Design IOTDF, start of the top module:
module IOTDF( clk, rst, in_en, iot_in, fn_sel, busy, valid, iot_out);
input          clk;
input          rst;
input          in_en;
input  [7:0]   iot_in;
input  [2:0]   fn_sel;
output         busy;
output         valid;
output [127:0] iot_out;
localparam ENCRYPT = 1, DECRYPT = 2, CRC_GEN = 3, TOP2MAX = 4, LAST2MIN = 5;
localparam FUNC_LEFT_1 = 0, FUNC_LEFT_2 = 1, FUNC_RIGHT_1 = 2, FUNC_RIGHT_2 = 3, FUNC_KEEP = 4;
reg [3:0]cnt_read_r, cnt_read_w;  
reg [2:0]cnt_round_r, cnt_round_w;  
reg [1:0]start_output_flag_r, start_output_flag_w;  
reg [2:0] fn_sel_r;
wire [2:0]fn_sel_w = fn_sel;
reg [127:0]iot_in_r, iot_in_w;
reg valid_r;
reg [127:0]iot_out1_r, iot_out1_w;
reg [127:0]iot_out2_r, iot_out2_w;
wire [63:0]IP_out;
wire [31:0]IP_out_L, IP_out_R;
wire [63:0]FP_in, FP_out;
wire [31:0]XOR_out, XOR_in1, XOR_in2;
reg [31:0]MUX_out1_63_32, MUX_out1_31_0;
wire [63:0]MUX_out1_127_64;
wire [55:0]MUX_sub_key_gen_in;
reg [2:0]sub_key_gen_func;
wire [55:0]PC1_out;
wire [47:0]KEY;
wire [55:0]KEY_before_PC2_w, KEY_before_PC2_r;  
wire [2:0]CRC_remainder;
reg [10:0]crc_dividend_in;
reg [127:0]crc_iot_out1_w;
reg Is_in_biggerthan_out1_r, Is_in_biggerthan_out1_w;  
reg Is_in_biggerthan_out2_r, Is_in_biggerthan_out2_w;  
wire Is_in_biggerthan_out1_8b, Is_in_biggerthan_out2_8b;  
wire Is_in_equal_out1_8b, Is_in_equal_out2_8b;  
reg [7:0]cmp_in_in, cmp_in_out1, cmp_in_out2;  
assign busy = 0;
assign valid = valid_r; 
assign iot_out = ((fn_sel_r==TOP2MAX || fn_sel_r==LAST2MIN) && cnt_read_r==1)? iot_out1_r:iot_out2_r;  
always@(*)begin
	cnt_read_w = (in_en)?cnt_read_r + 1'b1:cnt_read_r;
end
always@(posedge clk or posedge rst)begin
	if(rst) cnt_read_r <= 0;
	else cnt_read_r <= cnt_read_w;
end
always@(*)begin
	cnt_round_w = (cnt_read_r==15)? cnt_round_r + 1'b1:cnt_round_r;
end
always@(posedge clk or posedge rst)begin
	if(rst) cnt_round_r <= 0;
	else cnt_round_r <= cnt_round_w;
end
always@(*)begin
	if(start_output_flag_r==0 && cnt_read_r==15)start_output_flag_w = 1;
	else if(start_output_flag_r==1 && cnt_read_r==15)start_output_flag_w = 2;
	else start_output_flag_w = start_output_flag_r;
end
always@(posedge clk or posedge rst)begin
  ...
==> flow/config.mk <==
export PLATFORM = sky130hd
export DESIGN_NAME = IOTDF
export DESIGN_NICKNAME = IOTDF
export VERILOG_FILES = /design/flow/design.v
export SDC_FILE = /design/flow/constraint.sdc
export NUM_CORES = 4
export LEC_CHECK = 0
export ABC_AREA = 1
export CAP_MARGIN = 20
export CORE_ASPECT_RATIO = 0.5
export CORE_MARGIN = 2
export CORE_UTILIZATION = 72
export CTS_CLUSTER_DIAMETER = 373
export CTS_CLUSTER_SIZE = 98
export PLACE_DENSITY = 0.4
export SETUP_SLACK_MARGIN = 0.1
export SLEW_MARGIN = 20
export TNS_END_PERCENT = 35
==> flow/constraint.sdc <==
create_clock -name core_clock -period 3.66 [get_ports {clk}]
set_input_delay 0.7320 -clock core_clock [delete_from_list [all_inputs] [get_ports {clk}]]
set_output_delay 0.7320 -clock core_clock [all_outputs]
set_load 0.01 [all_outputs]
run.sh (not shown) runs the stock make flow with config.mk's settings and CLKGATE_MAP_FILE=.
The first run ended with an error in global routing (5_1_grt) with GRT-0116.
Rerun with:
Settings changed: ABC_AREA 1 to default, CORE_ASPECT_RATIO 0.5 to default, CORE_UTILIZATION 72 to 46, CTS_CLUSTER_DIAMETER 373 to default, CTS_CLUSTER_SIZE 98 to default, PLACE_DENSITY 0.4 to default, SETUP_SLACK_MARGIN 0.1 to -0.26, TNS_END_PERCENT 35 to default.
Clock period 3.66 ns to 4.62 ns, I/O delays scaled along.
Effect:
- The new run completed, yet does not pass: negative setup slack
- die size climbs by 57%
- area after synthesis increases by 1.3%
- synthesized cell count drops by 19%

pepper:
Starting RTL as in the previous note.
make LEC_CHECK=0 ABC_AREA=1 CAP_MARGIN=20 CORE_ASPECT_RATIO=0.5 CORE_MARGIN=2 CORE_UTILIZATION=72 CTS_CLUSTER_DIAMETER=400 CTS_CLUSTER_SIZE=100 PLACE_DENSITY=0.39 SETUP_SLACK_MARGIN=0.32 SLEW_MARGIN=20 finish   # period 1.75 ns
pepper never completed; the flow aborted with a tool error in detailed placement (3_5_place_dp).
Changes in delta relative to pepper:
# pepper
export LEC_CHECK = 0
export ABC_AREA = 1
export CAP_MARGIN = 20
export CORE_ASPECT_RATIO = 0.5
export CORE_MARGIN = 2
export CORE_UTILIZATION = 72
export CTS_CLUSTER_DIAMETER = 400
export CTS_CLUSTER_SIZE = 100
export PLACE_DENSITY = 0.39
export SETUP_SLACK_MARGIN = 0.32
export SLEW_MARGIN = 20
create_clock -name core_clock -period 1.75 [get_ports {clk}]
# delta
export LEC_CHECK = 0
export CAP_MARGIN = 20
export CORE_MARGIN = 2
export CORE_UTILIZATION = 44
export CTS_CLUSTER_DIAMETER = 400
export SETUP_SLACK_MARGIN = 0.1
export SLEW_MARGIN = 20
create_clock -name core_clock -period 3.27 [get_ports {clk}]
- Of pepper and delta, the run reporting the higher initial standard-cell utilization of the core was pepper.
- NOTE: die area in delta exceeds that of pepper
- | delta | all stages done | FAIL | negative setup slack |
- delta vs. pepper: average cell area after synthesis went up by 25%.
--- input diff delta..juniper ---
# delta
export LEC_CHECK = 0
export CAP_MARGIN = 20
export CORE_MARGIN = 2
export CORE_UTILIZATION = 44
export CTS_CLUSTER_DIAMETER = 400
export SETUP_SLACK_MARGIN = 0.1
export SLEW_MARGIN = 20
create_clock -name core_clock -period 3.27 [get_ports {clk}]
# juniper
export LEC_CHECK = 0
export CAP_MARGIN = 20
export CORE_MARGIN = 2
export CORE_UTILIZATION = 19
export SETUP_SLACK_MARGIN = 0.1
export SLEW_MARGIN = 20
create_clock -name core_clock -period 6.53 [get_ports {clk}]
==> results <==
juniper: no failed stages, no open violations at the end
Design area in juniper vs delta: down 14%
On minimum setup slack among reg-to-reg paths, the higher figure sits with juniper, not delta.
Changes observed in juniper relative to delta: final cell count climbed 508; global-route wire length before repair shrank by 2.1%; number of cells after detailed placement grew by 544.
juniper gives less signed area change from the synthesized netlist to the final layout than delta did.
Re sequential share of layout area: juniper is 4.5 points up on delta.
Worst-path cell with the longest stage delay = sky130_fd_sc_hd__a222oi_1: delta; worst-path cell with the longest stage delay = sky130_fd_sc_hd__nand2_4: juniper
delta was routed with more vias than juniper.
Changes in ember relative to juniper:
# juniper
export LEC_CHECK = 0
export CAP_MARGIN = 20
export CORE_MARGIN = 2
export CORE_UTILIZATION = 19
export SETUP_SLACK_MARGIN = 0.1
export SLEW_MARGIN = 20
create_clock -name core_clock -period 6.53 [get_ports {clk}]
# ember
export LEC_CHECK = 0
export CAP_MARGIN = 20
export CORE_MARGIN = 2
export CORE_UTILIZATION = 30
export SETUP_SLACK_MARGIN = 0.1
export SLEW_MARGIN = 20
create_clock -name core_clock -period 5.88 [get_ports {clk}]
[summary]
Of the two values seen for cell with the largest stage delay on the worst path, sky130_fd_sc_hd__nand2_4 was produced by juniper and sky130_fd_sc_hd__and3b_1 by ember.
Sort juniper and ember by cell count, descending, and juniper comes first.
Between juniper and ember, the area of combinational cells with multiple inputs figures differ only marginally.
NOTE: critical path depth in cells in ember exceeds that of juniper
A destination of the critical timing path of iot_out2_r[63] is what ember shows, while iot_out[34] belongs to juniper.

IOTDF again, from the RTL that the note above started with.
make LEC_CHECK=0 ABC_AREA=0 CAP_MARGIN=0 CELL_PAD_IN_SITES_DETAIL_PLACEMENT=0 CORE_ASPECT_RATIO=1.92 CORE_MARGIN=2 CORE_UTILIZATION=40 HOLD_SLACK_MARGIN=-0.06 MAX_ROUTING_LAYER=met4 PLACE_DENSITY_LB_ADDON=0.04 SETUP_SLACK_MARGIN=0.84 SLEW_MARGIN=20 TNS_END_PERCENT=75 finish   # period 3.44 ns
The baseline ended with an error in 5_1_grt on GRT-0116.
Then changed:
==> flow/config.mk (replaced) <==
export PLATFORM = sky130hd
export DESIGN_NAME = IOTDF
export DESIGN_NICKNAME = IOTDF
export VERILOG_FILES = /design/flow/design.v
export SDC_FILE = /design/flow/constraint.sdc
export NUM_CORES = 4
export LEC_CHECK = 0
export CAP_MARGIN = 20
export CORE_MARGIN = 2
export CORE_UTILIZATION = 40
export SETUP_SLACK_MARGIN = 0.1
export SLEW_MARGIN = 20
==> flow/constraint.sdc (replaced) <==
create_clock -name core_clock -period 4.05 [get_ports {clk}]
set_input_delay 0.8100 -clock core_clock [delete_from_list [all_inputs] [get_ports {clk}]]
set_output_delay 0.8100 -clock core_clock [all_outputs]
set_load 0.01 [all_outputs]
Effect: With this change the flow finished with setup timing left. Area after synthesis stays the same. Synthesized cell count is unchanged. Die area is about the same.

IOTDF again, from the RTL that the note above started with.
export LEC_CHECK = 0
export CAP_MARGIN = 20
export CELL_PAD_IN_SITES_DETAIL_PLACEMENT = 2
export CORE_ASPECT_RATIO = 0.7
export CORE_MARGIN = 6
export CORE_UTILIZATION = 49
export CTS_CLUSTER_SIZE = 73
export GPL_ROUTABILITY_DRIVEN = 1
export HOLD_SLACK_MARGIN = 0.29
export MAX_ROUTING_LAYER = met5
export MIN_ROUTING_LAYER = met2
export PLACE_DENSITY_LB_ADDON = 0.06
export SETUP_SLACK_MARGIN = 1.11
export SLEW_MARGIN = 20
create_clock -name core_clock -period 4.82 [get_ports {clk}]
The starting point died in detailed placement.
Rerun with:
Settings changed: CELL_PAD_IN_SITES_DETAIL_PLACEMENT 2 to not set, CORE_ASPECT_RATIO 0.7 to not set, CORE_MARGIN 6 to 2, CORE_UTILIZATION 49 to 48, CTS_CLUSTER_SIZE 73 to not set, GPL_ROUTABILITY_DRIVEN 1 to not set, HOLD_SLACK_MARGIN 0.29 to not set, MAX_ROUTING_LAYER met5 to not set, MIN_ROUTING_LAYER met2 to not set, PLACE_DENSITY_LB_ADDON 0.06 to not set, SETUP_SLACK_MARGIN 1.11 to -0.45.
Clock period 4.82 ns to 4.85 ns, I/O delays scaled along.
What happened:
- Now the flow reached the layout checks and failed them: negative setup slack
- synthesized cell count does not change
- area after synthesis is unchanged
- die area goes down by about 4%

## v54
Starting RTL as in the previous note.
Settings: LEC_CHECK=0, CAP_MARGIN=20, CORE_MARGIN=2, CORE_UTILIZATION=50, CTS_CLUSTER_SIZE=58, SETUP_SLACK_MARGIN=-0.34, SLEW_MARGIN=40, TNS_END_PERCENT=5; clock period 3.5 ns.
From the logs: v54 reached the end of the flow and failed the layout checks with negative setup slack.
--- input diff v54..v32 ---
Settings: swapping 50 for 59 in CORE_UTILIZATION; clearing TNS_END_PERCENT, which used to be 5; swapping 58 for 52 in CTS_CLUSTER_SIZE; putting PLACE_DENSITY at 0.44 where nothing was set; clearing SETUP_SLACK_MARGIN, which used to be -0.34; putting CELL_PAD_IN_SITES_DETAIL_PLACEMENT at 0 where nothing was set; swapping 40 for 20 in SLEW_MARGIN; putting MAX_ROUTING_LAYER at met4 where nothing was set; swapping 3.5 for 3.87 in the clock period (ns, I/O delays scaled along).
==> results <==
v32: it failed during global routing (5_1_grt), and the tool reported GRT-0232. v54 -> v32: share of async-settable or async-resettable flops after synthesis delta 0, exact match. Site row count (v32 over v54): decrease, 7. Placed cell count went down by a little under 10% going from v54 to v32. The placer congestion estimate of v32 is higher than that of v54. Die size: v32 is under v54. Adder-cell share of the synthesized area came out exactly the same in v32 and v54. Worst setup slack before clock tree synthesis is higher on v32. v32 vs. v54: effective utilization at floorplan went up by 8.9 points.
#### Input delta (v16 over v32)
Settings: putting MIN_ROUTING_LAYER at met2 where nothing was set; clearing PLACE_DENSITY, which used to be 0.44; swapping 2 for 6 in CORE_MARGIN; putting GPL_ROUTABILITY_DRIVEN at 0 where nothing was set; swapping met4 for met5 in MAX_ROUTING_LAYER; putting PLACE_DENSITY_LB_ADDON at 0.06 where nothing was set; putting SETUP_SLACK_MARGIN at 1.11 where nothing was set; swapping 3.87 for 4.82 in the clock period (ns, I/O delays scaled along).
[summary]
- The horizontal die size in v16 was higher than what v32 gave.
- Status: share of the synthesized netlist area taken by xor and xnor gates parity (v32, v16)
- [compare] base=v32 new=v16: HPWL after detailed placement went down 11 mm; fraction of the core area occupied by cells at floorplan increased by 0.72 points relative to the old numbers; post-CTS setup-driven buffer insertion count went down; worst slack at placement rose 1.11 ns; die height rose 3.4%.
- Arithmetic-cell share of the synthesized area counting full adders, half adders and majority gates: v32 vs v16 identical
- v16 did not finish: a tool error stopped it during global routing (5_1_grt).
- As far as yosys synthesis chip area goes, v32 and v16 are indistinguishable; the numbers are identical.
For v33, these inputs were changed with respect to v16:
Settings: an added CORE_ASPECT_RATIO of 0.7; a change of GPL_ROUTABILITY_DRIVEN from 0 to 1; a change of CTS_CLUSTER_SIZE from 52 to 73.
==> results <==
- [compare] base=v16 new=v33: total half-perimeter wirelength after legalization and detailed placement up 3.7%; post-placement cell area went up by 1.2%; buffers inserted during post-CTS setup optimization increased by 83% relative to the old numbers; synthesized area divided by synthesized cell count closely matched the old numbers.
- As far as yosys stat chip area goes, v16 and v33 are indistinguishable; the numbers are identical.
- For v33, the flow was terminated by a tool error in global routing (5_1_grt) and produced no final design.
- Compared with v16, v33 shows a lower TritonCTS buffer count.
- Number of gates given a new drive strength after cts in v33 is 310% above v16.
- Going from v16 to v33, initial core utilization +0.43 points; area of the die has remained practically unchanged; net count of the mapped netlist stayed essentially flat.
The following lists how v52 was set up differently from v33:
Settings: CTS_CLUSTER_SIZE no longer set, was 73; CELL_PAD_IN_SITES_DETAIL_PLACEMENT no longer set, was 0; CORE_MARGIN now 2, was 6; SETUP_SLACK_MARGIN now 0.1, was 1.11; CORE_UTILIZATION now 30, was 59; MAX_ROUTING_LAYER no longer set, was met5; GPL_ROUTABILITY_DRIVEN no longer set, was 1; MIN_ROUTING_LAYER no longer set, was met2; PLACE_DENSITY_LB_ADDON no longer set, was 0.06; CORE_ASPECT_RATIO no longer set, was 0.7; the clock period (ns, I/O delays scaled along) now 4.79, was 4.82.
==> comparison <==
- v52: flow complete, layout not clean; failing: negative setup slack
- v52 has total CTS buffers above what v33 had.
- Number of instances in the placed design: v52 and v33 compared, higher one is v52
- Taking v33 as 1.0, v52 lands at 1.3 on half-perimeter wire length after placement.
- In v52 relative to v33, global placement routability congestion had gone down by more than a quarter.
